==> flow/design.v <==
module riscv_pipe (
	input  wire        CLK,
	input  wire        RSTn,
	output wire [11:0] I_MEM_ADDR,
	input  wire [31:0] I_MEM_DI,
	output wire [11:0] D_MEM_ADDR,
	output wire [31:0] D_MEM_DOUT,
	input  wire [31:0] D_MEM_DI,
	output wire        D_MEM_WEN,
	output wire        RF_WE,
	output wire [4:0]  RF_WA,
	output wire [31:0] RF_WD,
	output wire        HALT
);
	wire [4:0]  ra1, ra2;
	wire [31:0] rd1, rd2;
	RISCV_TOP core (
		.CLK         (CLK),
		.RSTn        (RSTn),
		.I_MEM_CSN   (),
		.I_MEM_DI    (I_MEM_DI),
		.I_MEM_ADDR  (I_MEM_ADDR),
		.D_MEM_CSN   (),
		.D_MEM_DI    (D_MEM_DI),
		.D_MEM_DOUT  (D_MEM_DOUT),
		.D_MEM_ADDR  (D_MEM_ADDR),
		.D_MEM_WEN   (D_MEM_WEN),
		.D_MEM_BE    (),
		.RF_WE       (RF_WE),
		.RF_RA1      (ra1),
		.RF_RA2      (ra2),
		.RF_WA1      (RF_WA),
		.RF_RD1      (rd1),
		.RF_RD2      (rd2),
		.RF_WD       (RF_WD),
		.HALT        (HALT),
		.OUTPUT_PORT ()
	);
	REG_FILE #(
		.DWIDTH (32),
		.MDEPTH (32),
		.AWIDTH (5)
	) rf (
		.CLK  (CLK),
		.WE   (RF_WE),
		.RSTn (RSTn),
		.RA1  (ra1),
		.RA2  (ra2),
		.WA   (RF_WA),
		.WD   (RF_WD),
		.RD1  (rd1),
		.RD2  (rd2)
	);
endmodule
module RISCV_TOP (
	input wire CLK,
	input wire RSTn,
	output wire I_MEM_CSN,
	input wire [31:0] I_MEM_DI, 
	output reg [11:0] I_MEM_ADDR, 
	output wire D_MEM_CSN,
	input wire [31:0] D_MEM_DI,
	output wire [31:0] D_MEM_DOUT,
	output wire [11:0] D_MEM_ADDR, 
	output wire D_MEM_WEN,
	output wire [3:0] D_MEM_BE,
	output wire RF_WE,
	output wire [4:0] RF_RA1,
	output wire [4:0] RF_RA2,
	output wire [4:0] RF_WA1,
	input wire [31:0] RF_RD1,
	input wire [31:0] RF_RD2,
	output wire [31:0] RF_WD,
	output wire HALT,                    
	output wire [31:0] OUTPUT_PORT       
	);
	assign OUTPUT_PORT = RF_WD;
	reg [11:0] pc;
	reg [11:0] pc1;
	reg [11:0] pc2;
	wire [11:0] Added_pc;
	reg [11:0] Added_pc1;
	reg [11:0] Added_pc2;
	reg [31:0] Added_pc3;
	reg [11:0] nxt_pc;
	reg [31:0] inst;	
	reg [4:0] rd1;
	reg [4:0] rd2;
	reg [4:0] rd3;
	reg [31:0] immed;
	reg [11:0] immed1;	
	reg [31:0] A;
	reg [31:0] B;
	reg [31:0] rt1;
	reg [31:0] rt2;
	reg [31:0] result;
	reg [31:0] ALUOut;
	reg [31:0] preMEMOut;
	reg [31:0] MEMOut;
	reg [1:0] PCSrc;
	reg RegWrite1;
	reg RegWrite2;
	reg RegWrite; 
	reg [2:0] ASrc;
	reg [2:0] BSrc;
	reg [1:0] rtSrc;
	reg [3:0] ALUOP;
	reg [1:0] MEMOutSrc1;
	reg [1:0] MEMOutSrc;
	reg JAL;
	reg JAL1;
	reg JALR;
	reg JALR1;
	reg Branch;
	reg MEMWrite1;
	reg MEMWrite;
	reg LW;
	reg Stall;
	reg Finish;
	reg NOP1;
	reg NOP2;
	reg NOP3;
	reg NOP;
	assign HALT = ((inst == 32'h00008067) && (Finish == 1'b1))? 1'b1 : 1'b0;
	always @(posedge CLK) begin
		if (RSTn == 1'b0) pc <= 12'b0;
		else if (Stall == 1'b1) pc <= pc;
		else pc <= nxt_pc;
	end
	always @(posedge CLK) begin
		if (Stall == 1'b1) pc1 <= pc1;
		else pc1 <= pc;
	end
	always @(posedge CLK) begin
		pc2 <= pc1;
	end
	always @(posedge CLK) begin
		immed1 <= immed[11:0];
	end
	assign Added_pc = pc + 4;
	always @(posedge CLK) begin
		if (Stall == 1'b1) Added_pc1 <= Added_pc1;
		else Added_pc1 <= Added_pc;
	end
	always @(posedge CLK) begin
		Added_pc2 <= Added_pc1;
	end
	always @(posedge CLK) begin
		Added_pc3 <= {{21{Added_pc2[11]}},Added_pc2[10:0]};
	end
	always @(*) begin
		if ((JAL1 == 1'b1) || ((Branch == 1'b1) && (result[0] == 1'b1))) PCSrc = 2'b01;
		else if (JALR1 == 1'b1) PCSrc = 2'b10;
		else PCSrc = 2'b00;
	end
	always @(*) begin
		case (PCSrc)
			2'b01: nxt_pc = pc2 + immed1;
			2'b10: nxt_pc = result[11:0];
			default: nxt_pc = Added_pc;
		endcase
	end
	always @(*) I_MEM_ADDR = pc;
	assign I_MEM_CSN = ~RSTn;
	always @(posedge CLK) begin
		if (RSTn == 1'b0) begin
			inst <= 32'h00000013;
			NOP1 <= 1'b1;
		end
		else if ((JAL == 1'b1) || (JALR == 1'b1) || (JAL1 == 1'b1) || (JALR1 == 1'b1) || ((Branch == 1'b1) && (result[0] == 1'b1))) begin
			inst <= 32'h00000013;
			NOP1 <= 1'b1;
		end
		else if (Stall == 1'b1) begin
			inst <= inst;
			NOP1 <= NOP1;
		end
		else begin
			inst <= I_MEM_DI;
			NOP1 <= 1'b0;
		end
	end
	assign RF_RA1 = inst[19:15];
	assign RF_RA2 = inst[24:20];
	always @(posedge CLK) begin
		rd1 <= inst[11:7];
	end
	always @(posedge CLK) begin
		rd2 <= rd1;
	end
	always @(posedge CLK) begin
		rd3 <= rd2;
	end
	assign RF_WA1 = rd3;
	assign RF_WD = MEMOut;
	always @(*) begin
		if (((inst[6:0] == 7'b0010011) && (inst[14:12] != 3'b101) && (inst[14:12] != 3'b001)) || (inst[6:0] == 7'b0000011) || (inst[6:0] == 7'b1100111)) 
			immed = {{21{inst[31]}},inst[30:20]};
		else if (inst[6:0] == 7'b1100011) 
			immed = {{20{inst[31]}},inst[7],inst[30:25],inst[11:8],1'b0};
		else if (inst[6:0] == 7'b0100011) 
			immed = {{21{inst[31]}},inst[30:25],inst[11:8],inst[7]};
		else if (inst[6:0] == 7'b1101111) 
			immed = {{12{inst[31]}},inst[19:12],inst[20],inst[30:21],1'b0};
		else if ((inst[6:0] == 7'b0010011) && ((inst[14:12] == 3'b101) || (inst[14:12] == 3'b001))) 
			immed = {{28{inst[24]}},inst[23:20]};
		else 
			immed = {32{1'b0}};
	end
	assign RF_WE = RegWrite;
	always @(posedge CLK) begin
		if (RSTn == 1'b0) RegWrite2 <= 1'b0;
		else RegWrite2 <= RegWrite1;
	end
	always @(posedge CLK) begin
		if (RSTn == 1'b0) RegWrite <= 1'b0;
		else RegWrite <= RegWrite2;
	end
	always @(posedge CLK) begin
		if (RSTn == 1'b0) RegWrite1 <= 1'b0;
		else if ((inst[6:0] == 7'b1100011) || (inst[6:0] == 7'b0100011) || ((Branch == 1'b1) && (result[0] == 1'b1)) || (Stall == 1'b1)) RegWrite1 <= 1'b0;
		else RegWrite1 <= 1'b1;
	end
	always @(*) begin
		if (inst[6:0] == 7'b1100111) JALR = 1'b1;
		else JALR = 1'b0;
	end
	always @(posedge CLK) begin
		if ((RSTn == 1'b0) || ((Branch == 1'b1) && (result[0] == 1'b1)) || (Stall == 1'b1)) JALR1 <=1'b0;
		else JALR1 <= JALR;
	end
	always @(*) begin
		if (inst[6:0] == 7'b1101111) JAL = 1'b1;
		else JAL = 1'b0;
	end
	always @(posedge CLK) begin
		if ((RSTn == 1'b0) || ((Branch == 1'b1) && (result[0] == 1'b1)) || (Stall == 1'b1)) JAL1 <=1'b0;
		else JAL1 <= JAL;
	end
	always @(posedge CLK) begin
		if ((RSTn == 1'b1) && (inst[6:0] == 7'b1100011) && ((Branch == 1'b0) || (result[0] == 1'b0)) && (Stall == 1'b0)) Branch <= 1'b1;
		else Branch <= 1'b0;
	end
	always @(posedge CLK) begin
		if ((RSTn == 1'b1) && (inst[6:0] == 7'b0000011) && ((Branch == 1'b0) || (result[0] == 1'b0)) && (Stall == 1'b0)) LW <= 1'b1;
		else LW <= 1'b0;
	end
	always @(posedge CLK) begin
		if ((RSTn == 1'b1) && (inst == 32'h00c00093) && ((Branch == 1'b0) || (result[0] == 1'b0)) && (Stall == 1'b0)) Finish <= 1'b1;
		else Finish <= 1'b0;
	end
	always @(posedge CLK) begin
		if ((RSTn == 1'b0) || ((Branch == 1'b1) && (result[0] == 1'b1)) || (Stall == 1'b1)) NOP2 <= 1'b1;
		else NOP2 <= NOP1;
	end
	always @(posedge CLK) begin
		NOP3 <= NOP2;
	end
	always @(posedge CLK) begin
		NOP <= NOP3;
	end
	always @(*) begin
		if ((RegWrite1 == 1'b1) && (inst[19:15] == rd1) && (inst[19:15] != 5'b00000) && (inst[6:0] != 7'b1101111) && (LW == 1'b1)) Stall = 1'b1;
		else if ((RegWrite1 == 1'b1) && (inst[24:20] == rd1) && (inst[24:20] != 5'b00000) && ((inst[6:0] == 7'b0100011) || (inst[6:0] == 7'b0110011) || (inst[6:0] == 7'b1100011)) && (LW == 1'b1)) Stall = 1'b1;
		else Stall = 1'b0;
	end
	always @(*) begin
		if ((RegWrite1 == 1'b1) && (inst[19:15] == rd1) && (inst[19:15] != 5'b00000) && (inst[6:0] != 7'b1101111) && (JAL1 != 1'b1) && (JALR1 != 1'b1)) ASrc = 3'b001;
		else if ((RegWrite2 == 1'b1) && (inst[19:15] == rd2) && (inst[19:15] != 5'b00000) && (inst[6:0] != 7'b1101111)) ASrc = 3'b010;
		else if ((RegWrite == 1'b1) && (inst[19:15] == rd3) && (inst[19:15] != 5'b00000) && (inst[6:0] != 7'b1101111)) ASrc = 3'b011;
		else if((RegWrite1 == 1'b1) && (inst[19:15] == rd1) && (inst[19:15] != 5'b00000) && (inst[6:0] != 7'b1101111) && ((JAL1 == 1'b1) || (JALR1 == 1'b1))) ASrc = 3'b100;
		else ASrc = 3'b000;
	end
	always @(*) begin
		if ((RegWrite1 == 1'b1) && (inst[24:20] == rd1) && (inst[24:20] != 5'b00000) && ((inst[6:0] == 7'b0110011) || (inst[6:0] == 7'b1100011)) && (JAL1 != 1'b1) && (JALR1 != 1'b1)) BSrc = 3'b010;
		else if ((RegWrite2 == 1'b1) && (inst[24:20] == rd2) && (inst[24:20] != 5'b00000) && ((inst[6:0] == 7'b0110011) || (inst[6:0] == 7'b1100011))) BSrc = 3'b011;
		else if ((RegWrite == 1'b1) && (inst[24:20] == rd3) && (inst[24:20] != 5'b00000) && ((inst[6:0] == 7'b0110011) || (inst[6:0] == 7'b1100011))) BSrc = 3'b100;
		else if ((RegWrite1 == 1'b1) && (inst[24:20] == rd1) && (inst[24:20] != 5'b00000) && ((inst[6:0] == 7'b0110011) || (inst[6:0] == 7'b1100011)) && ((JAL1 == 1'b1) || (JALR1 == 1'b1))) BSrc = 3'b101;
		else if ((inst[6:0] == 7'b0110011) || (inst[6:0] == 7'b1100011)) BSrc = 3'b000;
		else BSrc = 3'b001;	
	end
	always @(*) begin
		if ((RegWrite1 == 1'b1) && (inst[24:20] == rd1) && (inst[24:20] != 5'b00000)) rtSrc = 2'b01;
		else if ((RegWrite2 == 1'b1) && (inst[24:20] == rd2) && (inst[24:20] != 5'b00000)) rtSrc = 2'b10;
		else if ((RegWrite == 1'b1) && (inst[24:20] == rd3) && (inst[24:20] != 5'b00000)) rtSrc = 2'b11;
		else rtSrc = 2'b00;	
	end
	always @(posedge CLK) begin
		case (ASrc)
			3'b000: A <= RF_RD1;		
			3'b001: A <= result;
			3'b010: A <= preMEMOut;
			3'b011: A <= MEMOut;
			default: A <= Added_pc2;
		endcase
	end
	always @(posedge CLK) begin
		case (BSrc)
			3'b000: B <= RF_RD2;	
			3'b001: B <= immed;		
			3'b010: B <= result;
			3'b011: B <= preMEMOut;
			3'b100: B <= MEMOut;
			default: B <= Added_pc2;
		endcase
	end
	always @(posedge CLK) begin
		case (rtSrc)
			2'b00: rt1 <= RF_RD2;		
			2'b01: rt1 <= result;
			2'b10: rt1 <= preMEMOut;
			default: rt1 <= MEMOut;
		endcase
	end
	always @(posedge CLK) begin
		rt2 <= rt1;
	end
	always @(posedge CLK) begin
		if ((inst[6:0] == 7'b1101111) || (inst[6:0] == 7'b0000011) || (inst[6:0] == 7'b0100011) || ((inst[6:0] == 7'b0110011) && (inst[14:12] == 3'b000) && (inst[30] == 1'b0)) || ((inst[6:0] == 7'b0010011) && (inst[14:12] == 3'b000)))              
			ALUOP <= 4'b0000;
		else if ((inst[6:0] == 7'b0110011) && (inst[14:12] == 3'b000)  && (inst[30] == 1'b1))
			ALUOP <= 4'b0001;
		else if (((inst[6:0] == 7'b0110011) && (inst[14:12] == 3'b111)) || ((inst[6:0] == 7'b0010011) && (inst[14:12] == 3'b111))) 
			ALUOP <= 4'b0010;
		else if (((inst[6:0] == 7'b0110011) && (inst[14:12] == 3'b110)) || ((inst[6:0] == 7'b0010011) && (inst[14:12] == 3'b110))) 
			ALUOP <= 4'b0011;
		else if (((inst[6:0] == 7'b0110011) && (inst[14:12] == 3'b100)) || ((inst[6:0] == 7'b0010011) && (inst[14:12] == 3'b100))) 
			ALUOP <= 4'b0100;
		else if (((inst[6:0] == 7'b0110011) && (inst[14:12] == 3'b010)) || ((inst[6:0] == 7'b0010011) && (inst[14:12] == 3'b010)) || ((inst[6:0] == 7'b1100011) && (inst[14:12] == 3'b100))) 
			ALUOP <= 4'b0101;
		else if (((inst[6:0] == 7'b0110011) && (inst[14:12] == 3'b011)) || ((inst[6:0] == 7'b0010011) && (inst[14:12] == 3'b011)) || ((inst[6:0] == 7'b1100011) && (inst[14:12] == 3'b110))) 
			ALUOP <= 4'b0110;
		else if (((inst[6:0] == 7'b0110011) && (inst[14:12] == 3'b101) && (inst[30] == 1'b1)) || ((inst[6:0] == 7'b0010011) && (inst[14:12] == 3'b101) && (inst[30] == 1'b1)))              
			ALUOP <= 4'b0111;
		else if (((inst[6:0] == 7'b0110011) && (inst[14:12] == 3'b101) && (inst[30] == 1'b0)) || ((inst[6:0] == 7'b0010011) && (inst[14:12] == 3'b101) && (inst[30] == 1'b0)))              
			ALUOP <= 4'b1000;
		else if (((inst[6:0] == 7'b0110011) && (inst[14:12] == 3'b001)) || ((inst[6:0] == 7'b0010011) && (inst[14:12] == 3'b001)))              
			ALUOP <= 4'b1001;
		else if ((inst[6:0] == 7'b1100011) && (inst[14:12] == 3'b000)) 
			ALUOP <= 4'b1010;
		else if ((inst[6:0] == 7'b1100011) && (inst[14:12] == 3'b001)) 
			ALUOP <= 4'b1011;
		else if ((inst[6:0] == 7'b1100011) && (inst[14:12] == 3'b101)) 
			ALUOP <= 4'b1100;
		else if ((inst[6:0] == 7'b1100011) && (inst[14:12] == 3'b111)) 
			ALUOP <= 4'b1101;
		else if (inst[6:0] == 7'b1100111)
			ALUOP <= 4'b1110;
		else 
			ALUOP <= 4'b1111;
	end
	always @(*) begin
		case (ALUOP)
			4'b0000 : result = A + B;
			4'b0001 : result = A - B;
			4'b0010 : result = A & B;
			4'b0011 : result = A | B;
			4'b0100 : result = A ^ B;
			4'b0101 : result = $signed(A) < $signed(B);
			4'b0110 : result = A < B;
			4'b0111 : result = $signed(A) >>> B[4:0];
			4'b1000 : result = A >> B[4:0];
			4'b1001 : result = A << B[4:0];
			4'b1010 : result = A == B;
			4'b1011 : result = A != B;
			4'b1100 : result = $signed(A) >= $signed(B);
			4'b1101 : result = A >= B;
			4'b1110 : result = (A + B) & 32'hfffffffe;
			default : result = 0;
		endcase
	end
	always @(posedge CLK) begin
		ALUOut <= result;
	end
	assign D_MEM_ADDR = ALUOut[11:0];
	assign D_MEM_DOUT = rt2;
	assign D_MEM_CSN = ~RSTn;
	assign D_MEM_WEN = ~MEMWrite;
	assign D_MEM_BE = 4'b1111;
	always @(posedge CLK) begin
		if ((RSTn == 1'b1) && (inst[6:0] == 7'b0100011) && ((Branch == 1'b0) || (result[0] == 1'b0)) && (Stall == 1'b0)) MEMWrite1 <= 1'b1;
		else MEMWrite1 <= 1'b0;
	end
	always @(posedge CLK) begin
		if (RSTn == 1'b0) MEMWrite <= 1'b0;
		else MEMWrite <= MEMWrite1;
	end
	always @(posedge CLK)begin
		if ((inst[6:0] == 7'b1101111) || (inst[6:0] == 7'b1100111)) MEMOutSrc1 <= 2'b10;
		else if (inst[6:0] == 7'b0000011) MEMOutSrc1 <= 2'b01;
		else MEMOutSrc1 <= 2'b00;
	end 
	always @(posedge CLK) begin
		MEMOutSrc <= MEMOutSrc1;
	end
	always @(*) begin
		case (MEMOutSrc)
			2'b00: preMEMOut = ALUOut;		
			2'b01: preMEMOut = D_MEM_DI;
			default: preMEMOut = Added_pc3;
		endcase
	end
	always @(posedge CLK) begin
		MEMOut <= preMEMOut;
	end
endmodule 
module REG_FILE #(
	parameter DWIDTH = 32,
	parameter MDEPTH = 32,
	parameter AWIDTH = 5
)  (
	input wire CLK,
	input wire WE,
	input wire RSTn,
	input wire [AWIDTH-1:0] RA1, RA2, WA,
	input wire [DWIDTH-1:0] WD,
	output wire [DWIDTH-1:0] RD1, RD2
);
	reg [DWIDTH-1:0] RF [MDEPTH-1:0];
	assign RD1 = RF[RA1];
	assign RD2 = RF[RA2];
	always @(posedge CLK)
	begin
		if (~RSTn)
    		begin
			RF[0] <= 32'b0;
			RF[2] <= 32'hF00;
			RF[3] <= 32'h100;
			RF[1] <= 32'b0;
			RF[4] <= 32'b0;
			RF[5] <= 32'b0;
			RF[6] <= 32'b0;
			RF[7] <= 32'b0;
			RF[8] <= 32'b0;
			RF[9] <= 32'b0;
			RF[10] <= 32'b0;
			RF[11] <= 32'b0;
			RF[12] <= 32'b0;
			RF[13] <= 32'b0;
			RF[14] <= 32'b0;
			RF[15] <= 32'b0;
			RF[16] <= 32'b0;
			RF[17] <= 32'b0;
			RF[18] <= 32'b0;
			RF[19] <= 32'b0;
			RF[20] <= 32'b0;
			RF[21] <= 32'b0;
			RF[22] <= 32'b0;
			RF[23] <= 32'b0;
			RF[24] <= 32'b0;
			RF[25] <= 32'b0;
			RF[26] <= 32'b0;
			RF[27] <= 32'b0;
			RF[28] <= 32'b0;
			RF[29] <= 32'b0;
			RF[30] <= 32'b0;
			RF[31] <= 32'b0;
		end
		else if(WE && (WA != {AWIDTH{1'b0}}))
		begin
        		RF[WA] <= WD;
    		end
	end
endmodule
==> flow/run.sh <==
#!/bin/bash
# the make line also repeats each setting of config.mk as NAME=value (left out here)
make -C /OpenROAD-flow-scripts/flow DESIGN_CONFIG=/design/flow/config.mk WORK_HOME=/design/flow/orfs CLKGATE_MAP_FILE= finish
==> flow/config.mk <==
export PLATFORM = sky130hd
export DESIGN_NAME = riscv_pipe
export DESIGN_NICKNAME = riscv_pipe
export VERILOG_FILES = /design/flow/design.v
export SDC_FILE = /design/flow/constraint.sdc
export NUM_CORES = 4
export LEC_CHECK = 0
export CAP_MARGIN = 20
export CORE_MARGIN = 2
export CORE_UTILIZATION = 62
export CTS_CLUSTER_DIAMETER = 355
export SLEW_MARGIN = 20
==> flow/constraint.sdc <==
create_clock -name core_clock -period 3.47 [get_ports {CLK}]
set_input_delay 0.6940 -clock core_clock [delete_from_list [all_inputs] [get_ports {CLK}]]
set_output_delay 0.6940 -clock core_clock [all_outputs]
set_load 0.01 [all_outputs]
==> flow.log, run 1 <==
[flow] summary of implementation run
[metrics] kind of cell adding the most delay to the critical path: multiplexers
[metrics] sequential cell power: around 20 mW
[metrics] critical path launch point: core.A[30]$_DFF_P_
[metrics] TritonCTS sink count: around 1400
[metrics] maximum number of pins on one net before global-route repair: 66
[metrics] floorplan die area: 0.126 mm²
[metrics] Antenna Nets Post-Route: 0
[metrics] CTS tree: yes
[metrics] most prevalent standard cell on the critical path: sky130_fd_sc_hd__buf_4
[metrics] clock transition at the register clock pins on the worst setup and hold paths after CTS: approximately 0.060 ns
[metrics] portion of total power attributed to combinational logic: 24.4%
[metrics] FFs w/ async S/R, synth: 0%
[metrics] cell area after synthesis: between 0.07 and 0.08 mm²
[metrics] Hold Crit Start: core.rt1[1]$_DFF_P_
[metrics] num rows: around 130
[metrics] Hold Crit Depth: 0
[metrics] switching fraction of total power: a little over 30%
[metrics] Violated Checks: setup timing
[metrics] Late-Pin Clk Latency: ~0.81 ns
[metrics] number of flops mapped to enable cells by yosys: 1046
[metrics] share of the core filled with cells in the final layout: between 70 and 80%
[metrics] Max Clock Skew: between 0.04 and 0.05 ns
[metrics] synthesized area per cell: between 10 and 15 µm²
[metrics] Leakage: about 34 nW
[metrics] top_reg_cell synth: sky130_fd_sc_hd__edfxtp_1
[metrics] net switching power: roughly 15 mW
[metrics] adder and majority cell fraction of the synthesized area: 1.87%
[metrics] total grt overflow: 0
[metrics] Critical Path Source Type: register
[metrics] # IOs: roughly 160
[metrics] detailed placement HPWL: between 200 and 250 mm
[metrics] CTS buffer count: 146
[metrics] final count of hold timing violations: 0
[metrics] power share of the clock group: between 30% and 40%
[metrics] Syn-to-layout area delta: 19.8%
[metrics] Clk Tree Root Cell: sky130_fd_sc_hd__clkbuf_16
[metrics] slowest cell on the critical path: sky130_fd_sc_hd__mux4_1
[metrics] routed length per placed instance: 38.1 µm
[metrics] length of the first detailed-routing pass in iterations: 6
[metrics] Buf+Inv Stages, Crit Path: 4
[metrics] post-cts hold-fix buffer tally: 0
[metrics] Post-Syn Instances: between 5000 and 6000
[metrics] series of cell instances along the critical path: buf_4 -> mux4_1 -> mux2_2 -> and4_1 -> nor4_1 -> buf_4 -> nand4b_1 -> a21oi_2 -> a21boi_2 -> buf_4 -> a211oi_4 -> buf_6 -> mux2_4 -> o22ai_1
[metrics] via density per instance: roughly 7.4
[metrics] Synth area leader: sky130_fd_sc_hd__edfxtp_1
[metrics] count of endpoints failing setup in the final report: 15
[metrics] combinational-cell power consumption: 11.4 mW
[metrics] Max stage delay on crit path: 0.51 ns
[metrics] proportion of power drawn by flip-flops and latches: a little over two fifths
[metrics] synthesized-area fraction occupied by ao, oa, aoi and oai cells: 8.11%
[metrics] Crit path arrival time: 4.27 ns
[metrics] fraction of the mapped netlist area in simple logic gates: a little over an eighth
[metrics] portion of the post-synthesis area used by sequential elements: between 50% and 60%
[metrics] Max Freq: 282 MHz
[metrics] synthesized flop and latch total: 1382
[metrics] number of warnings in the stage logs: 97
[metrics] H-tree level count: 4
[metrics] maximum capacitance violations: 0
[metrics] core outline area: between 0.1 and 0.15 mm²
[metrics] final worst setup slack: -0.0762 ns
[metrics] post-route cell area: ~0.091 mm²
[metrics] first-pass GRT wire length: approximately 430 mm
[metrics] clock period minus final worst setup slack: ~3.5 ns
[metrics] Max Slew Vio Count: 0
[metrics] share of the synthesized netlist area taken by xor and xnor gates: less than 1%
[metrics] routability cong.: around 1.1
[metrics] maximum clock insertion buffer count: 3
[metrics] power density normalized to cell area: 515 mW/mm²
[metrics] die boundary width: 355 µm
[metrics] CP Capture Type: register
[metrics] Critical Path Stages: 14
[metrics] critical path fanouts, max: 8
[metrics] worst hold-check slack: roughly 0.32 ns
[metrics] post-synth cell types: around 100
[metrics] Mux area share: 22.5%
[metrics] die y size: approximately 350 µm
[metrics] reg2reg end: core.pc[6]$_SDFFE_PN0N_
[metrics] most numerous cell in the Yosys netlist: sky130_fd_sc_hd__edfxtp_1
[metrics] # Cells Yosys: 5829
[metrics] end point of the most critical hold path: core.rt2[1]$_DFF_P_
[metrics] Inst Count DP: 7808
[metrics] chip area in the Yosys report: 0.0763 mm²
[metrics] DRC violation count after routing: 0
[metrics] final net count: roughly 6500
[metrics] largest cells by area after synthesis: sky130_fd_sc_hd__edfxtp_1 (41%), sky130_fd_sc_hd__mux4_2 (20%), sky130_fd_sc_hd__dfxtp_1 (8.8%)
[metrics] R2R setup slack: -0.08 ns
[metrics] standard cell area after detailed placement: between 0.08 and 0.09 mm²
[metrics] via count of the first global-routing pass: 59022
[metrics] drt initial violations: 10483
[metrics] IR Drop Worst-Case VDD: about 0.00057 V
[metrics] clock network power: ~16 mW
[metrics] path type of the worst min-delay path: reg2reg
[metrics] outcome: failed layout checks
[metrics] largest family of logic cells by area: multiplexers
[metrics] WP data required: 4.20 ns
[metrics] count of yosys warnings during synthesis: 2
[metrics] part of the cycle the worst path needs: 102%
[metrics] highest-power group: sequential cells
[metrics] Relative slew margins: 15.0%
[metrics] Crit Path Class: reg2reg
[metrics] detailed-route wire length: roughly 310 mm
[metrics] Synth top cells by count: sky130_fd_sc_hd__edfxtp_1 (1046), sky130_fd_sc_hd__and2_1 (999), sky130_fd_sc_hd__mux4_2 (688), sky130_fd_sc_hd__clkbuf_1 (437), sky130_fd_sc_hd__dfxtp_1 (336)
[metrics] depth of the worst register-to-register path: 14
[metrics] via count: approximately 60000
[metrics] critical register-to-register path startpoint: core.A[30]$_DFF_P_
[metrics] final std cells w/o fill: a little over 8000
[metrics] Internal: 32.5 mW
[metrics] fraction of synthesized cell area taken by the top area cell type: between 40% and 50%
[metrics] slew at the pin closest to its max-slew limit: ~1.3 ns
[metrics] number of port buffers: 161
[metrics] Worst setup endpoint: core.pc[6]$_SDFFE_PN0N_
[metrics] unrepaired setup endpoints after global routing: true
[metrics] pre-CTS setup slack: -0.236 ns
[metrics] floorplan core density: around 63%
[metrics] Global Route Usage Sum: between 40 and 50%
[metrics] number of antenna violations at the first check in global routing: 35
-- per-stage QoR --
step	power [mW]	TNS, ns
global placement	30.3	-10.73
detailed placement	30.4	-10.79
finish	47.0	-0.416
global route	47.8	-3.56
CTS	46.2	-0.0126
floorplan	24.9	-396.26
-- layout make-up --
type | instances | area, µm²
well taps | 1625 | 2030
repair buffers | 932 | 8620
clock inverters | 72 | 737
fillers | 7494 | 30500
flip-flops and latches | 1382 | 38200
diodes | 29 | 72.6
clock buffers | 198 | 4110
multi-input cells | 3777 | 37100
inverters | 129 | 504
-- layer usage --
| layer | up-vias | share of wire [%] | global-route usage, % |
|---|---|---|---|
| met3 | 1611 | 15 | 16.3 |
| met5 | - | 0.036 | 0 |
| met1 | 29360 | 32 | 60.1 |
| met2 | 5953 | 44 | 73.0 |
| met4 | 12 | 9.8 | 38.6 |
| li1 | 23291 | - | - |
-- repair_timing --
action / in CTS / in global routing
setup buffers: 15 / 17
setup endpoints to repair: 95 / 121
cloned: 2 / 1
pin swaps: 25 / 47
resized: 58 / 103
==> inputs of run 2 (changes only) <==
CAP_MARGIN = 5   (was 20)
CORE_UTILIZATION = 72   (was 62)
CTS_CLUSTER_DIAMETER = 89   (was 355)
SETUP_SLACK_MARGIN = -0.23   (was default)
clock period = 2.93 ns   (was 3.47 ns; I/O delays follow)
==> flow.log, run 2 <==
[flow] summary of implementation run
[metrics] outcome: stopped before the end
[metrics] last stage the flow got to: global routing (5_1_grt)
[metrics] First Error: [ERROR GRT-0232] Routing congestion too high. Check the congestion heatmap in the GUI.
[metrics] pre-CTS setup slack: -0.791 ns
[metrics] count of yosys warnings during synthesis: 2
[metrics] portion of the post-synthesis area used by sequential elements: approximately half
[metrics] number of port buffers: roughly 160
[metrics] Clk Tree Root Cell: sky130_fd_sc_hd__clkbuf_16
[metrics] largest family of logic cells by area: multiplexers
[metrics] TritonCTS sink count: between 1000 and 1500
[metrics] synthesized area per cell: around 13 µm²
[metrics] share of the synthesized netlist area taken by xor and xnor gates: less than 1%
[metrics] routability cong.: between 1 and 1.5
[metrics] detailed placement HPWL: slightly above 200 mm
[metrics] cell area after synthesis: 0.0763 mm²
[metrics] # IOs: 162
[metrics] largest cells by area after synthesis: sky130_fd_sc_hd__edfxtp_1 (41%), sky130_fd_sc_hd__mux4_2 (20%), sky130_fd_sc_hd__dfxtp_1 (8.8%)
[metrics] CTS buffer count: between 100 and 150
[metrics] Global Route Usage Sum: 90.3%
[metrics] total grt overflow: about 1000
[metrics] floorplan core density: roughly 73%
[metrics] die boundary width: 329 µm
[metrics] num rows: 119
[metrics] Mux area share: between 20% and 30%
[metrics] FFs w/ async S/R, synth: 0%
[metrics] Synth top cells by count: sky130_fd_sc_hd__edfxtp_1 (1046), sky130_fd_sc_hd__and2_1 (999), sky130_fd_sc_hd__mux4_2 (688), sky130_fd_sc_hd__clkbuf_1 (437), sky130_fd_sc_hd__dfxtp_1 (336)
[metrics] fraction of the mapped netlist area in simple logic gates: 13.2%
[metrics] H-tree level count: 4
[metrics] floorplan die area: 0.109 mm²
[metrics] # Cells Yosys: a little under 6000
[metrics] post-synth cell types: around 100
[metrics] fraction of synthesized cell area taken by the top area cell type: between 40 and 50%
[metrics] maximum clock insertion buffer count: 3
[metrics] chip area in the Yosys report: around 0.076 mm²
[metrics] post-cts hold-fix buffer tally: 0
[metrics] adder and majority cell fraction of the synthesized area: 1.87%
[metrics] most numerous cell in the Yosys netlist: sky130_fd_sc_hd__edfxtp_1
[metrics] Post-Syn Instances: 5829
[metrics] synthesized flop and latch total: roughly 1400
[metrics] Synth area leader: sky130_fd_sc_hd__edfxtp_1
[metrics] top_reg_cell synth: sky130_fd_sc_hd__edfxtp_1
[metrics] die y size: ~330 µm
[metrics] synthesized-area fraction occupied by ao, oa, aoi and oai cells: between 8 and 9%
[metrics] core outline area: approximately 0.11 mm²
[metrics] number of flops mapped to enable cells by yosys: roughly 1000
[run 2: timing repair]
action,4_1_cts
pin swaps,88
gates cloned,6
hold endpoints to repair,0
gates resized,212
buffers inserted,48
setup endpoints to repair,163
[run 2: metrics by stage]
| step | setup TNS (ns) | power (mW) | cell area [µm²] | std cells | utilization [%] |
|---|---|---|---|---|---|
| 3_3_place_gp | -80.52 | 35.8 | 86900 | 7791 | 82.6 |
| 2_1_floorplan | -556.74 | 29.6 | 77100 | 5860 | - |
| 4_1_cts | -62.91 | 55.6 | 93000 | 8091 | 88.4 |
| 3_5_place_dp | -84.14 | 36.2 | 86900 | 7791 | 82.6 |
[run 2: routing by layer]
metal,overflow,track usage (%)
met4,327,89.6
met1,115,89.3
met3,126,84.9
met2,433,97.9
met5,16,71.3
==> inputs of run 3 (changes only) <==
ABC_AREA = 1   (was default)
CAP_MARGIN = 35   (was 5)
CELL_PAD_IN_SITES_DETAIL_PLACEMENT = 2   (was default)
CELL_PAD_IN_SITES_GLOBAL_PLACEMENT = 0   (was default)
CORE_MARGIN = 6   (was 2)
CORE_UTILIZATION = 44   (was 72)
CTS_CLUSTER_DIAMETER = 177   (was 89)
GPL_ROUTABILITY_DRIVEN = 0   (was default)
GPL_TIMING_DRIVEN = 1   (was default)
HOLD_SLACK_MARGIN = 0.06   (was default)
MAX_ROUTING_LAYER = met4   (was default)
MIN_ROUTING_LAYER = met2   (was default)
SETUP_SLACK_MARGIN = default   (was -0.23)
SLEW_MARGIN = 35   (was 20)
clock period = 8.31 ns   (was 2.93 ns; I/O delays follow)
==> flow.log, run 3 <==
[flow] summary of implementation run
[metrics] outcome: stopped before the end
[metrics] last stage the flow got to: global routing (5_1_grt)
[metrics] First Error: [ERROR GRT-0116] Global routing finished with congestion. Check the congestion regions in the DRC Viewer.
[metrics] count of yosys warnings during synthesis: 2
[metrics] most numerous cell in the Yosys netlist: sky130_fd_sc_hd__nor2_1
[metrics] maximum clock insertion buffer count: 3
[metrics] number of flops mapped to enable cells by yosys: 1046
[metrics] adder and majority cell fraction of the synthesized area: 1.85%
[metrics] # IOs: 162
[metrics] H-tree level count: 4
[metrics] fraction of synthesized cell area taken by the top area cell type: roughly two fifths
[metrics] chip area in the Yosys report: around 0.077 mm²
[metrics] largest family of logic cells by area: AND-OR/OR-AND gates
[metrics] post-synth cell types: around 70
[metrics] core outline area: roughly 0.17 mm²
[metrics] # Cells Yosys: about 9500
[metrics] TritonCTS sink count: around 1400
[metrics] largest cells by area after synthesis: sky130_fd_sc_hd__edfxtp_1 (41%), sky130_fd_sc_hd__dfxtp_1 (8.7%), sky130_fd_sc_hd__o21ai_0 (8.4%)
[metrics] detailed placement HPWL: around 330 mm
[metrics] die y size: about 430 µm
[metrics] Clk Tree Root Cell: sky130_fd_sc_hd__clkbuf_16
[metrics] pre-CTS setup slack: 3.14 ns
[metrics] share of the synthesized netlist area taken by xor and xnor gates: 0.364%
[metrics] portion of the post-synthesis area used by sequential elements: between 40% and 50%
[metrics] synthesized flop and latch total: around 1400
[metrics] CTS buffer count: ~160
[metrics] fraction of the mapped netlist area in simple logic gates: about a fifth
[metrics] floorplan die area: 0.185 mm²
[metrics] cell area after synthesis: slightly below 0.08 mm²
[metrics] number of cells upsized or downsized after cts: 0
[metrics] floorplan core density: around 45%
[metrics] standard cell area after detailed placement: 0.0796 mm²
[metrics] number of port buffers: 161
[metrics] Post-Syn Instances: roughly 9500
[metrics] post-cts hold-fix buffer tally: 0
[metrics] total grt overflow: 7905
[metrics] top_reg_cell synth: sky130_fd_sc_hd__edfxtp_1
[metrics] die boundary width: 430 µm
[metrics] Mux area share: less than 1%
[metrics] FFs w/ async S/R, synth: 0%
[metrics] Synth area leader: sky130_fd_sc_hd__edfxtp_1
[metrics] Synth top cells by count: sky130_fd_sc_hd__nor2_1 (1374), sky130_fd_sc_hd__nand2_1 (1343), sky130_fd_sc_hd__o21ai_0 (1284), sky130_fd_sc_hd__edfxtp_1 (1046), sky130_fd_sc_hd__a21oi_1 (1010)
[metrics] Global Route Usage Sum: 98.5%
[metrics] synthesized area per cell: between 8 and 9 µm²
[metrics] number of buffers inserted by post-CTS setup repair: 0
[metrics] synthesized-area fraction occupied by ao, oa, aoi and oai cells: 20.9%
[metrics] num rows: 152
run 3: layer usage:
| layer | overflow | GRT usage [%] |
|---|---|---|
| met5 | - | - |
| met4 | 1310 | 88.6 |
| met1 | - | - |
| met3 | 3875 | 105 |
| met2 | 2720 | 98.1 |
run 3: per-stage QoR:
stage	power, mW	std cells	hold slack [ns]
detailed placement	12.3	11359	0.314
floorplan	10.1	9572	0.310
global placement	11.6	11356	0.312
CTS	20.0	11652	0.342
==> inputs of run 4 (changes only) <==
ABC_AREA = default   (was 1)
CAP_MARGIN = 20   (was 35)
CELL_PAD_IN_SITES_DETAIL_PLACEMENT = default   (was 2)
CELL_PAD_IN_SITES_GLOBAL_PLACEMENT = default   (was 0)
CORE_MARGIN = 2   (was 6)
CORE_UTILIZATION = 66   (was 44)
CTS_CLUSTER_DIAMETER = default   (was 177)
CTS_CLUSTER_SIZE = 53   (was default)
GPL_ROUTABILITY_DRIVEN = default   (was 0)
GPL_TIMING_DRIVEN = default   (was 1)
HOLD_SLACK_MARGIN = default   (was 0.06)
MAX_ROUTING_LAYER = default   (was met4)
MIN_ROUTING_LAYER = default   (was met2)
SLEW_MARGIN = 20   (was 35)
TNS_END_PERCENT = 5   (was default)
clock period = 3.37 ns   (was 8.31 ns; I/O delays follow)
==> flow.log, run 4 <==
[flow] summary of implementation run
[metrics] critical path launch point: core.B[25]$_DFF_P_
[metrics] unrepaired setup endpoints after global routing: true
[metrics] die boundary width: approximately 340 µm
[metrics] most numerous cell in the Yosys netlist: sky130_fd_sc_hd__edfxtp_1
[metrics] top_reg_cell synth: sky130_fd_sc_hd__edfxtp_1
[metrics] via density per instance: approximately 7.6
[metrics] portion of the post-synthesis area used by sequential elements: between 50 and 60%
[metrics] pre-CTS setup slack: -0.388 ns
[metrics] adder and majority cell fraction of the synthesized area: 1.87%
[metrics] Synth top cells by count: sky130_fd_sc_hd__edfxtp_1 (1046), sky130_fd_sc_hd__and2_1 (999), sky130_fd_sc_hd__mux4_2 (688), sky130_fd_sc_hd__clkbuf_1 (437), sky130_fd_sc_hd__dfxtp_1 (336)
[metrics] CTS tree: yes
[metrics] net switching power: between 10 and 15 mW
[metrics] Worst setup endpoint: core.pc[4]$_SDFFE_PN0N_
[metrics] maximum clock insertion buffer count: 3
[metrics] R2R setup slack: -0.23 ns
[metrics] H-tree level count: 4
[metrics] share of the core filled with cells in the final layout: approximately 80%
[metrics] Hold Crit Start: core.rt1[4]$_DFF_P_
[metrics] final worst setup slack: -0.235 ns
[metrics] Leakage: around 34 nW
[metrics] routability cong.: around 1.0
[metrics] drt initial violations: approximately 10000
[metrics] # Cells Yosys: roughly 5800
[metrics] length of the first detailed-routing pass in iterations: 6
[metrics] portion of total power attributed to combinational logic: 23.6%
[metrics] kind of cell adding the most delay to the critical path: AND-OR/OR-AND gates
[metrics] fraction of the mapped netlist area in simple logic gates: between 10% and 20%
[metrics] Mux area share: ~23%
[metrics] total grt overflow: 0
[metrics] Global Route Usage Sum: 49.9%
[metrics] Max stage delay on crit path: 0.41 ns
[metrics] chip area in the Yosys report: ~0.076 mm²
[metrics] largest family of logic cells by area: multiplexers
[metrics] proportion of power drawn by flip-flops and latches: around two fifths
[metrics] slew at the pin closest to its max-slew limit: around 1.2 ns
[metrics] FFs w/ async S/R, synth: 0%
[metrics] CTS buffer count: between 100 and 150
[metrics] detailed placement HPWL: approximately 200 mm
[metrics] post-cts hold-fix buffer tally: 0
[metrics] Syn-to-layout area delta: 19.0%
[metrics] Crit path arrival time: between 4 and 5 ns
[metrics] die y size: 344 µm
[metrics] synthesized area per cell: around 13 µm²
[metrics] fraction of synthesized cell area taken by the top area cell type: about 40%
[metrics] floorplan die area: about 0.12 mm²
[metrics] cell area after synthesis: between 0.07 and 0.08 mm²
[metrics] # IOs: 162
[metrics] setup_tns: -4.79 ns
[metrics] synthesized-area fraction occupied by ao, oa, aoi and oai cells: roughly 8.1%
[metrics] critical path fanouts, max: 7
[metrics] post-synth cell types: roughly 100
[metrics] Max Freq: 277 MHz
[metrics] filler cell count: around 6400
[metrics] synthesized flop and latch total: 1382
[metrics] path type of the worst min-delay path: reg2reg
[metrics] Critical Path Stages: 15
[metrics] number of flops mapped to enable cells by yosys: approximately 1000
[metrics] WP data required: slightly above 4 ns
[metrics] Critical Path Source Type: register
[metrics] clock transition at the register clock pins on the worst setup and hold paths after CTS: approximately 0.070 ns
[metrics] routed length per placed instance: 36.9 µm
[metrics] Clk Tree Root Cell: sky130_fd_sc_hd__clkbuf_16
[metrics] count of endpoints failing setup in the final report: 70
[metrics] sequential cell power: about 20 mW
[metrics] combinational-cell power consumption: ~11 mW
[metrics] number of warnings in the stage logs: 98
[metrics] clock network power: 16.5 mW
[metrics] Crit Path Class: reg2reg
[metrics] maximum capacitance violations: 0
[metrics] via count: roughly 60000
[metrics] number of port buffers: roughly 160
[metrics] number of antenna violations at the first check in global routing: 23
[metrics] maximum number of pins on one net before global-route repair: approximately 64
[metrics] reg2reg end: core.pc[4]$_SDFFE_PN0N_
[metrics] part of the cycle the worst path needs: 107%
[metrics] depth of the worst register-to-register path: 15
[metrics] critical register-to-register path startpoint: core.B[25]$_DFF_P_
[metrics] Synth area leader: sky130_fd_sc_hd__edfxtp_1
[metrics] Post-Syn Instances: between 5000 and 6000
[metrics] clock period minus final worst setup slack: about 3.6 ns
[metrics] core outline area: 0.115 mm²
[metrics] power share of the clock group: 34.4%
[metrics] Violated Checks: setup timing
[metrics] count of yosys warnings during synthesis: 2
[metrics] CP Capture Type: register
[metrics] floorplan core density: roughly 67%
[metrics] slowest cell on the critical path: sky130_fd_sc_hd__a21oi_1
[metrics] final count of hold timing violations: 0
[metrics] Relative slew margins: 21.5%
[metrics] end point of the most critical hold path: core.rt2[4]$_DFF_P_
[metrics] Antenna Nets Post-Route: 0
[metrics] worst hold-check slack: between 0.3 and 0.4 ns
[metrics] num rows: around 120
[metrics] outcome: failed layout checks
[metrics] Hold Crit Depth: 0
[metrics] first-pass GRT wire length: around 420 mm
[metrics] Max Slew Vio Count: 0
[metrics] DRC violation count after routing: 0
[metrics] series of cell instances along the critical path: inv_1 -> ha_1 -> buf_4 -> inv_1 -> a21oi_1 -> o21bai_1 -> a21oi_1 -> a31oi_1 -> buf_4 -> a21oi_1 -> mux4_2 -> buf_8 -> a211oi_4 -> mux2_4 -> o22ai_2
[metrics] most prevalent standard cell on the critical path: sky130_fd_sc_hd__a21oi_1
[metrics] final net count: approximately 6500
[metrics] share of the synthesized netlist area taken by xor and xnor gates: less than 1%
[metrics] power density normalized to cell area: 529 mW/mm²
[metrics] IR Drop Worst-Case VDD: 0.000601 V
[metrics] Internal: approximately 33 mW
[metrics] detailed-route wire length: 295 mm
[metrics] largest cells by area after synthesis: sky130_fd_sc_hd__edfxtp_1 (41%), sky130_fd_sc_hd__mux4_2 (20%), sky130_fd_sc_hd__dfxtp_1 (8.8%)
[metrics] switching fraction of total power: 30.4%
[metrics] Max Clock Skew: 0.0414 ns
[metrics] TritonCTS sink count: 1382
[metrics] via count of the first global-routing pass: 59742
[metrics] highest-power group: sequential cells
[metrics] Buf+Inv Stages, Crit Path: 5
[metrics] Late-Pin Clk Latency: ~0.8 ns
==> run 4: metrics by stage <==
stage               total power, mW  cell area (µm²)  instances
floorplan                      25.7            77000       5860
global placement               30.8            85200       7699
detailed placement             31.0            85300       7703
CTS                            47.2            90400       7975
global route                   48.8            90700       7982
finish                         48.0            90700       7995
==> run 4: per-layer routing <==
metal / GRT usage [%] / vias up / share of wire (%)
li1: - / 23268 / -
met1: 59.9 / 29329 / 31
met2: 75.1 / 6098 / 45
met3: 18.6 / 1711 / 15
met4: 35.3 / 24 / 8.9
met5: 0 / - / 0.068
==> run 4: final cells by class <==
class	count	area, µm²	share of cell area, %
sequential	1382	38200	42.1
multi-input combinational	3777	36900	40.7
timing repair buffer	916	8370	9.23
clock buffer	184	3960	4.37
tap	1512	1890	2.09
clock inverter	80	852	0.939
inverter	129	500	0.552
antenna	15	37.5	0.0414
==> run 4: timing repair <==
item                                    CTS  global route
pin swaps                                27            15
resized                                  48            56
endpoints found under the setup margin  120           136
setup buffers                             8             4
==> inputs of run 5 (changes only) <==
CORE_UTILIZATION = 51   (was 66)
CTS_CLUSTER_SIZE = 100   (was 53)
TNS_END_PERCENT = default   (was 5)
clock period = 3.19 ns   (was 3.37 ns; I/O delays follow)
==> flow.log, run 5 <==
[flow] summary of implementation run
[metrics] Hold Crit Depth: 0
[metrics] final worst setup slack: -0.529 ns
[metrics] clock network power: around 18 mW
[metrics] pre-CTS setup slack: -0.905 ns
[metrics] count of endpoints failing setup in the final report: 156
[metrics] share of the synthesized netlist area taken by xor and xnor gates: less than 1%
[metrics] number of warnings in the stage logs: between 90 and 100
[metrics] maximum capacitance violations: 0
[metrics] Post-Syn Instances: 5829
[metrics] Synth area leader: sky130_fd_sc_hd__edfxtp_1
[metrics] end point of the most critical hold path: core.rt2[3]$_DFF_P_
[metrics] Hold Crit Start: core.rt1[3]$_DFF_P_
[metrics] sequential cell power: between 20 and 25 mW
[metrics] chip area in the Yosys report: between 0.07 and 0.08 mm²
[metrics] Synth top cells by count: sky130_fd_sc_hd__edfxtp_1 (1046), sky130_fd_sc_hd__and2_1 (999), sky130_fd_sc_hd__mux4_2 (688), sky130_fd_sc_hd__clkbuf_1 (437), sky130_fd_sc_hd__dfxtp_1 (336)
[metrics] top_reg_cell synth: sky130_fd_sc_hd__edfxtp_1
[metrics] routed length per placed instance: approximately 37 µm
[metrics] Worst setup endpoint: core.pc[0]$_SDFFE_PN0P_
[metrics] Buf+Inv Stages, Crit Path: 4
[metrics] most prevalent standard cell on the critical path: sky130_fd_sc_hd__inv_2
[metrics] maximum clock insertion buffer count: 3
[metrics] Relative slew margins: approximately a quarter
[metrics] via count of the first global-routing pass: roughly 57000
[metrics] fraction of the mapped netlist area in simple logic gates: between 10% and 20%
[metrics] via density per instance: 6.72
[metrics] maximum number of pins on one net before global-route repair: approximately 66
[metrics] TritonCTS sink count: around 1400
[metrics] Max Slew Vio Count: 0
[metrics] IR Drop Worst-Case VDD: 0.000488 V
[metrics] synthesized flop and latch total: about 1400
[metrics] Critical Path Source Type: register
[metrics] R2R setup slack: -0.53 ns
[metrics] power share of the clock group: 33.7%
[metrics] combinational-cell power consumption: 14.1 mW
[metrics] cell area after synthesis: around 0.076 mm²
[metrics] number of antenna violations at the first check in global routing: 32
[metrics] net switching power: 16.6 mW
[metrics] synthesized area per cell: about 13 µm²
[metrics] Max Clock Skew: 0.0565 ns
[metrics] outcome: failed layout checks
[metrics] synthesized-area fraction occupied by ao, oa, aoi and oai cells: just over 8%
[metrics] post-synth cell types: roughly 100
[metrics] highest-power group: sequential cells
[metrics] routability cong.: 1.06
[metrics] length of the first detailed-routing pass in iterations: 6
[metrics] Mux area share: a little under a quarter
[metrics] proportion of power drawn by flip-flops and latches: about 40%
[metrics] Max stage delay on crit path: ~0.44 ns
[metrics] CP Capture Type: register
[metrics] critical path fanouts, max: 4
[metrics] die y size: 391 µm
[metrics] most numerous cell in the Yosys netlist: sky130_fd_sc_hd__edfxtp_1
[metrics] critical register-to-register path startpoint: core.A[0]$_DFF_P_
[metrics] portion of total power attributed to combinational logic: 26.4%
[metrics] largest cells by area after synthesis: sky130_fd_sc_hd__edfxtp_1 (41%), sky130_fd_sc_hd__mux4_2 (20%), sky130_fd_sc_hd__dfxtp_1 (8.8%)
[metrics] Leakage: around 36 nW
[metrics] portion of the post-synthesis area used by sequential elements: between 50% and 60%
[metrics] WP data required: 3.91 ns
[metrics] Clk Tree Root Cell: sky130_fd_sc_hd__clkbuf_16
[metrics] first-pass GRT wire length: about 450 mm
[metrics] DRC violation count after routing: 0
[metrics] Max Freq: about 270 MHz
[metrics] Internal: approximately 37 mW
[metrics] Critical Path Stages: 16
[metrics] path type of the worst min-delay path: reg2reg
[metrics] Violated Checks: setup timing
[metrics] worst hold-check slack: 0.312 ns
[metrics] switching fraction of total power: between 30 and 40%
[metrics] Antenna Nets Post-Route: 0
[metrics] Crit path arrival time: ~4.4 ns
[metrics] core outline area: between 0.1 and 0.15 mm²
[metrics] detailed placement HPWL: roughly 220 mm
[metrics] die boundary width: roughly 390 µm
[metrics] number of flops mapped to enable cells by yosys: ~1000
[metrics] number of port buffers: about 160
[metrics] Global Route Usage Sum: a little over two fifths
[metrics] Late-Pin Clk Latency: about 0.8 ns
[metrics] final count of hold timing violations: 0
[metrics] CTS buffer count: roughly 150
[metrics] part of the cycle the worst path needs: 117%
[metrics] fraction of synthesized cell area taken by the top area cell type: between 40% and 50%
[metrics] series of cell instances along the critical path: inv_2 -> ha_4 -> inv_2 -> fa_2 -> nor2b_4 -> o21ai_4 -> and4bb_2 -> o21bai_4 -> o31a_1 -> a21oi_4 -> mux4_2 -> buf_6 -> a211oi_4 -> buf_4 -> o32ai_2 -> a211oi_1
[metrics] # Cells Yosys: roughly 5800
[metrics] clock transition at the register clock pins on the worst setup and hold paths after CTS: around 0.060 ns
[metrics] largest family of logic cells by area: multiplexers
[metrics] FFs w/ async S/R, synth: 0%
[metrics] share of the core filled with cells in the final layout: between 60 and 70%
[metrics] H-tree level count: 4
[metrics] critical path launch point: core.A[0]$_DFF_P_
[metrics] total grt overflow: 0
[metrics] Crit Path Class: reg2reg
[metrics] # IOs: 162
[metrics] floorplan die area: about 0.15 mm²
[metrics] depth of the worst register-to-register path: 16
[metrics] drt initial violations: around 8400
[metrics] kind of cell adding the most delay to the critical path: AND-OR/OR-AND gates
[metrics] num rows: 141
[metrics] unrepaired setup endpoints after global routing: true
[metrics] via count: 59032
[metrics] post-cts hold-fix buffer tally: 0
[metrics] CTS tree: yes
[metrics] Syn-to-layout area delta: 27.0%
[metrics] setup_tns: -40.62 ns
[metrics] reg2reg end: core.pc[0]$_SDFFE_PN0P_
[metrics] filler cell count: 10966
[metrics] adder and majority cell fraction of the synthesized area: between 1.5 and 2%
[metrics] power density normalized to cell area: 549 mW/mm²
[metrics] slew at the pin closest to its max-slew limit: approximately 1.1 ns
[metrics] floorplan core density: 51.5%
[metrics] slowest cell on the critical path: sky130_fd_sc_hd__mux4_2
[metrics] detailed-route wire length: roughly 320 mm
[metrics] count of yosys warnings during synthesis: 2
[metrics] final net count: just under 7000
[metrics] clock period minus final worst setup slack: 3.72 ns
==> run 5: layer usage <==
metal / vias to the layer above / global-route usage (%) / routed length, µm
met4: 14 / 27.3 / 25200
met1: 29931 / 52.0 / 112000
met5: - / 0 / 106
met2: 4107 / 65.6 / 148000
li1: 23969 / - / -
met3: 1011 / 11.0 / 36700
==> run 5: what timing repair did <==
action                                 in CTS  in global routing
pin swaps                                  84                131
endpoints found under the hold margin       0                  0
gates resized                             290                304
setup endpoints to repair                 170                173
gates cloned                               14                  2
buffers inserted                           88                104
==> run 5: area by class of cell <==
type | count | area [µm²] | share of cell area (%)
Clock buffer | 213 | 4260 | 4.40
Clock inverter | 72 | 791 | 0.816
Multi-Input combinational cell | 3777 | 38400 | 39.7
Timing Repair Buffer | 1261 | 12200 | 12.6
Antenna cell | 16 | 40.0 | 0.0413
Tap cell | 1930 | 2410 | 2.49
Sequential cell | 1382 | 38200 | 39.4
Inverter | 129 | 504 | 0.521
==> run 5: stage by stage <==
step                total power, mW  std cells  area [µm²]
finish                         53.2       8780       96900
global route                   54.4       8764       96800
CTS                            52.2       8673       94800
detailed placement             33.9       8292       87400
global placement               33.8       8292       87400
floorplan                      27.2       5860       77000
==> inputs of run 6 (changes only) <==
CAP_MARGIN = 10   (was 20)
CORE_UTILIZATION = 72   (was 51)
CTS_CLUSTER_DIAMETER = 364   (was default)
CTS_CLUSTER_SIZE = 41   (was 100)
HOLD_SLACK_MARGIN = -0.08   (was default)
PLACE_DENSITY_LB_ADDON = 0.01   (was default)
SETUP_SLACK_MARGIN = 0.92   (was default)
clock period = 3.25 ns   (was 3.19 ns; I/O delays follow)
==> flow.log, run 6 <==
[flow] summary of implementation run
[metrics] outcome: stopped before the end
[metrics] last stage the flow got to: global routing (5_1_grt)
[metrics] First Error: [ERROR GRT-0228] Horizontal edge usage exceeds the maximum allowed. (4, 9) usage=65535 limit=3200
[metrics] floorplan core density: 72.5%
[metrics] Synth area leader: sky130_fd_sc_hd__edfxtp_1
[metrics] count of yosys warnings during synthesis: 2
[metrics] adder and majority cell fraction of the synthesized area: 1.87%
[metrics] # Cells Yosys: slightly below 6000
[metrics] TritonCTS sink count: between 1000 and 1500
[metrics] num rows: around 120
[metrics] Synth top cells by count: sky130_fd_sc_hd__edfxtp_1 (1046), sky130_fd_sc_hd__and2_1 (999), sky130_fd_sc_hd__mux4_2 (688), sky130_fd_sc_hd__clkbuf_1 (437), sky130_fd_sc_hd__dfxtp_1 (336)
[metrics] largest family of logic cells by area: multiplexers
[metrics] most numerous cell in the Yosys netlist: sky130_fd_sc_hd__edfxtp_1
[metrics] synthesized-area fraction occupied by ao, oa, aoi and oai cells: 8.11%
[metrics] cell area after synthesis: 0.0763 mm²
[metrics] die y size: around 330 µm
[metrics] standard cell area after detailed placement: 0.0856 mm²
[metrics] CTS buffer count: 39
[metrics] pre-CTS setup slack: -0.442 ns
[metrics] largest cells by area after synthesis: sky130_fd_sc_hd__edfxtp_1 (41%), sky130_fd_sc_hd__mux4_2 (20%), sky130_fd_sc_hd__dfxtp_1 (8.8%)
[metrics] synthesized area per cell: between 10 and 15 µm²
[metrics] Mux area share: 22.5%
[metrics] Post-Syn Instances: around 6000
[metrics] fraction of the mapped netlist area in simple logic gates: about an eighth
[metrics] core outline area: approximately 0.11 mm²
[metrics] maximum clock insertion buffer count: 3
[metrics] FFs w/ async S/R, synth: 0%
[metrics] post-synth cell types: 100
[metrics] die boundary width: about 330 µm
[metrics] synthesized flop and latch total: ~1400
[metrics] share of the synthesized netlist area taken by xor and xnor gates: less than 1%
[metrics] Inst Count DP: between 7000 and 8000
[metrics] chip area in the Yosys report: around 0.076 mm²
[metrics] Clk Tree Root Cell: sky130_fd_sc_hd__clkbuf_16
[metrics] # IOs: between 150 and 200
[metrics] post-cts hold-fix buffer tally: 0
[metrics] number of flops mapped to enable cells by yosys: between 1000 and 1500
[metrics] number of port buffers: between 150 and 200
[metrics] detailed placement HPWL: about 210 mm
[metrics] fraction of synthesized cell area taken by the top area cell type: between 40% and 50%
[metrics] H-tree level count: 2
[metrics] routability cong.: approximately 1.1
[metrics] portion of the post-synthesis area used by sequential elements: about half
[metrics] floorplan die area: between 0.1 and 0.15 mm²
[metrics] top_reg_cell synth: sky130_fd_sc_hd__edfxtp_1
## run 6: stage by stage
stage	hold slack [ns]	util, %	setup TNS [ns]
3_5_place_dp	0.313	81.4	-35.36
4_1_cts	0.320	84.4	-16.07
2_1_floorplan	0.310	-	-27.18
3_3_place_gp	0.312	81.4	-28.12
## run 6: timing repair
action	in CTS
gates cloned	4
endpoints found under the setup margin	1266
resized	311
endpoints found under the hold margin	0
buffers inserted	77
pin swaps	98
==> inputs of run 7 (changes only) <==
CAP_MARGIN = 20   (was 10)
CORE_UTILIZATION = 69   (was 72)
CTS_CLUSTER_DIAMETER = default   (was 364)
CTS_CLUSTER_SIZE = 14   (was 41)
HOLD_SLACK_MARGIN = default   (was -0.08)
PLACE_DENSITY_LB_ADDON = default   (was 0.01)
SETUP_SLACK_MARGIN = 0.81   (was 0.92)
clock period = 3.29 ns   (was 3.25 ns; I/O delays follow)
==> flow.log, run 7 <==
[flow] summary of implementation run
[metrics] outcome: stopped before the end
[metrics] last stage the flow got to: global routing (5_1_grt)
[metrics] die boundary width: 336 µm
[metrics] num rows: 121
[metrics] # Cells Yosys: approximately 6000
[metrics] number of flops mapped to enable cells by yosys: between 1000 and 1500
[metrics] synthesized area per cell: about 13 µm²
[metrics] cell area after synthesis: roughly 0.076 mm²
[metrics] fraction of synthesized cell area taken by the top area cell type: between 40% and 50%
[metrics] count of yosys warnings during synthesis: 2
[metrics] synthesized-area fraction occupied by ao, oa, aoi and oai cells: approximately 8.1%
[metrics] number of port buffers: 161
[metrics] Synth area leader: sky130_fd_sc_hd__edfxtp_1
[metrics] routability cong.: around 1.0
[metrics] Inst Count DP: 7748
[metrics] post-cts hold-fix buffer tally: 0
[metrics] detailed placement HPWL: 202 mm
[metrics] largest cells by area after synthesis: sky130_fd_sc_hd__edfxtp_1 (41%), sky130_fd_sc_hd__mux4_2 (20%), sky130_fd_sc_hd__dfxtp_1 (8.8%)
[metrics] floorplan die area: ~0.11 mm²
[metrics] H-tree level count: 4
[metrics] Synth top cells by count: sky130_fd_sc_hd__edfxtp_1 (1046), sky130_fd_sc_hd__and2_1 (999), sky130_fd_sc_hd__mux4_2 (688), sky130_fd_sc_hd__clkbuf_1 (437), sky130_fd_sc_hd__dfxtp_1 (336)
[metrics] adder and majority cell fraction of the synthesized area: around 1.9%
[metrics] core outline area: 0.109 mm²
[metrics] standard cell area after detailed placement: between 0.08 and 0.09 mm²
[metrics] synthesized flop and latch total: ~1400
[metrics] Clk Tree Root Cell: sky130_fd_sc_hd__clkbuf_16
[metrics] floorplan core density: a little over two thirds
[metrics] most numerous cell in the Yosys netlist: sky130_fd_sc_hd__edfxtp_1
[metrics] fraction of the mapped netlist area in simple logic gates: between 10% and 20%
[metrics] die y size: around 340 µm
[metrics] share of the synthesized netlist area taken by xor and xnor gates: less than 1%
[metrics] Post-Syn Instances: 5829
[metrics] # IOs: 162
[metrics] chip area in the Yosys report: approximately 0.076 mm²
[metrics] largest family of logic cells by area: multiplexers
[metrics] Mux area share: around 23%
[metrics] post-synth cell types: 100
[metrics] TritonCTS sink count: 1382
[metrics] portion of the post-synthesis area used by sequential elements: 50.0%
[metrics] FFs w/ async S/R, synth: 0%
[metrics] maximum clock insertion buffer count: 3
[metrics] top_reg_cell synth: sky130_fd_sc_hd__edfxtp_1
[metrics] CTS buffer count: between 100 and 150
run 7: through the flow:
stage               util [%]  setup WS [ns]
global placement        78.2         -0.554
detailed placement      78.2         -0.516
CTS                     84.0         -0.217
floorplan                  -         -0.376
run 7: timing repair:
action	4_1_cts
gates resized	236
setup buffers	35
gates cloned	9
pin swaps	66
endpoints found under the setup margin	476
==> inputs of run 8 (changes only) <==
CORE_UTILIZATION = 40   (was 69)
CTS_CLUSTER_SIZE = default   (was 14)
SETUP_SLACK_MARGIN = default   (was 0.81)
clock period = 6.5 ns   (was 3.29 ns; I/O delays follow)
==> flow.log, run 8 <==
[flow] summary of implementation run
[metrics] count of yosys warnings during synthesis: 2
[metrics] critical path fanouts, max: around 48
[metrics] via density per instance: about 6.3
[metrics] TritonCTS sink count: between 1000 and 1500
[metrics] Worst setup endpoint: core.B[27]$_DFF_P_
[metrics] floorplan die area: 0.194 mm²
[metrics] top_reg_cell synth: sky130_fd_sc_hd__edfxtp_1
[metrics] portion of the post-synthesis area used by sequential elements: between 50% and 60%
[metrics] number of antenna violations at the first check in global routing: 28
[metrics] synthesized-area fraction occupied by ao, oa, aoi and oai cells: 8.11%
[metrics] number of warnings in the stage logs: ~95
[metrics] post-cts hold-fix buffer tally: 0
[metrics] Hold Crit Depth: 0
[metrics] length of the first detailed-routing pass in iterations: 6
[metrics] portion of total power attributed to combinational logic: between 10% and 20%
[metrics] Max stage delay on crit path: about 0.78 ns
[metrics] Max Slew Vio Count: 0
[metrics] most numerous cell in the Yosys netlist: sky130_fd_sc_hd__edfxtp_1
[metrics] maximum capacitance violations: 0
[metrics] detailed placement HPWL: roughly 190 mm
[metrics] Late-Pin Clk Latency: around 0.84 ns
[metrics] Post-Syn Instances: ~6000
[metrics] post-synth cell types: around 100
[metrics] maximum number of pins on one net before global-route repair: roughly 100
[metrics] count of endpoints failing setup in the final report: 0
[metrics] highest-power group: sequential cells
[metrics] series of cell instances along the critical path: inv_1 -> ha_1 -> a211oi_1 -> o21bai_1 -> o2111ai_1 -> a211oi_1 -> o21ai_0 -> a21boi_0 -> o21ai_0 -> a221oi_1 -> o211ai_1
[metrics] Hold Crit Start: core.rt1[13]$_DFF_P_
[metrics] fraction of synthesized cell area taken by the top area cell type: about two fifths
[metrics] routed length per placed instance: ~34 µm
[metrics] switching fraction of total power: 30.5%
[metrics] Antenna Nets Post-Route: 0
[metrics] share of the synthesized netlist area taken by xor and xnor gates: less than 1%
[metrics] number of cells upsized or downsized after cts: 0
[metrics] synthesized area per cell: 13.1 µm²
[metrics] power density normalized to cell area: about 280 mW/mm²
[metrics] proportion of power drawn by flip-flops and latches: 42.9%
[metrics] path type of the worst min-delay path: reg2reg
[metrics] combinational-cell power consumption: approximately 4.8 mW
[metrics] via count of the first global-routing pass: ~53000
[metrics] Crit Path Class: reg2reg
[metrics] clock network power: roughly 9 mW
[metrics] num rows: about 160
[metrics] outcome: complete, no violations
[metrics] Synth top cells by count: sky130_fd_sc_hd__edfxtp_1 (1046), sky130_fd_sc_hd__and2_1 (999), sky130_fd_sc_hd__mux4_2 (688), sky130_fd_sc_hd__clkbuf_1 (437), sky130_fd_sc_hd__dfxtp_1 (336)
[metrics] Crit path arrival time: ~5.8 ns
[metrics] power share of the clock group: ~37%
[metrics] largest family of logic cells by area: multiplexers
[metrics] die y size: between 400 and 500 µm
[metrics] Critical Path Source Type: register
[metrics] CTS tree: yes
[metrics] critical path launch point: core.B[1]$_DFF_P_
[metrics] FFs w/ async S/R, synth: 0%
[metrics] WP data required: 7.12 ns
[metrics] number of buffers inserted by post-CTS setup repair: 0
[metrics] R2R setup slack: around 1.4 ns
[metrics] DRC violation count after routing: 0
[metrics] H-tree level count: 4
[metrics] unrepaired setup endpoints after global routing: false
[metrics] net switching power: ~7.5 mW
[metrics] CP Capture Type: register
[metrics] slowest cell on the critical path: sky130_fd_sc_hd__dfxtp_4
[metrics] # IOs: roughly 160
[metrics] Synth area leader: sky130_fd_sc_hd__edfxtp_1
[metrics] slew at the pin closest to its max-slew limit: 1.23 ns
[metrics] part of the cycle the worst path needs: ~79%
[metrics] Syn-to-layout area delta: 13.8%
[metrics] clock transition at the register clock pins on the worst setup and hold paths after CTS: approximately 0.060 ns
[metrics] adder and majority cell fraction of the synthesized area: around 1.9%
[metrics] worst hold-check slack: between 0.3 and 0.4 ns
[metrics] detailed-route wire length: roughly 280 mm
[metrics] maximum clock insertion buffer count: 3
[metrics] Mux area share: a little under a quarter
[metrics] share of the core filled with cells in the final layout: a little under half
[metrics] final net count: approximately 6000
[metrics] drt initial violations: about 7100
[metrics] Relative slew margins: around 18%
[metrics] Max Clock Skew: between 0.05 and 0.06 ns
[metrics] reg2reg end: core.B[27]$_DFF_P_
[metrics] core outline area: ~0.19 mm²
[metrics] IR Drop Worst-Case VDD: about 0.00025 V
[metrics] largest cells by area after synthesis: sky130_fd_sc_hd__edfxtp_1 (41%), sky130_fd_sc_hd__mux4_2 (20%), sky130_fd_sc_hd__dfxtp_1 (8.8%)
[metrics] clock period minus final worst setup slack: between 5 and 6 ns
[metrics] chip area in the Yosys report: about 0.076 mm²
[metrics] number of port buffers: 161
[metrics] # Cells Yosys: about 5800
[metrics] fraction of the mapped netlist area in simple logic gates: about an eighth
[metrics] end point of the most critical hold path: core.rt2[13]$_DFF_P_
[metrics] Global Route Usage Sum: approximately 29%
[metrics] kind of cell adding the most delay to the critical path: AND-OR/OR-AND gates
[metrics] Buf+Inv Stages, Crit Path: 1
[metrics] critical register-to-register path startpoint: core.B[1]$_DFF_P_
[metrics] CTS buffer count: approximately 160
[metrics] depth of the worst register-to-register path: 11
[metrics] via count: between 50000 and 60000
[metrics] synthesized flop and latch total: between 1000 and 1500
[metrics] Leakage: 30.8 nW
[metrics] sequential cell power: approximately 11 mW
[metrics] cell area after synthesis: 0.0763 mm²
[metrics] Clk Tree Root Cell: sky130_fd_sc_hd__clkbuf_16
[metrics] setup_tns: 0 ns
[metrics] first-pass GRT wire length: approximately 400 mm
[metrics] Max Freq: approximately 190 MHz
[metrics] Critical Path Stages: 11
[metrics] routability cong.: 0.982
[metrics] number of flops mapped to enable cells by yosys: approximately 1000
[metrics] total grt overflow: 0
[metrics] final count of hold timing violations: 0
[metrics] floorplan core density: about 40%
[metrics] Internal: 17.0 mW
[metrics] die boundary width: ~440 µm
run 8: layer usage:
layer / vias to the layer above / global-route usage [%] / share of wire (%)
met5: - / 0 / 0.0098
met4: 4 / 13.2 / 5.0
met3: 549 / 6.24 / 9.5
met2: 3011 / 47.0 / 48
met1: 27596 / 37.7 / 38
li1: 22146 / - / -
run 8: area by class of cell:
cell class	instances	area (µm²)
Sequential cell	1382	38200
Clock inverter	98	1030
Antenna cell	9	22.5
Multi-Input combinational cell	3777	36100
Timing Repair Buffer	355	3600
Tap cell	2511	3140
Clock buffer	194	4220
Inverter	129	484
Fill cell	16807	103000
run 8: metrics by stage:
step / power, mW / area, µm² / setup slack, ns / instances
2_1_floorplan: 13.3 / 76400 / 1.94 / 5860
3_3_place_gp: 15.4 / 81100 / 1.57 / 8138
3_5_place_dp: 15.4 / 81500 / 1.47 / 8153
4_1_cts: 24.5 / 86700 / 1.44 / 8445
5_1_grt: 25.2 / 86700 / 1.07 / 8448
6_report: 24.5 / 86800 / 1.36 / 8455
Power figures rest on the tool's default switching activity, not on a simulated workload.
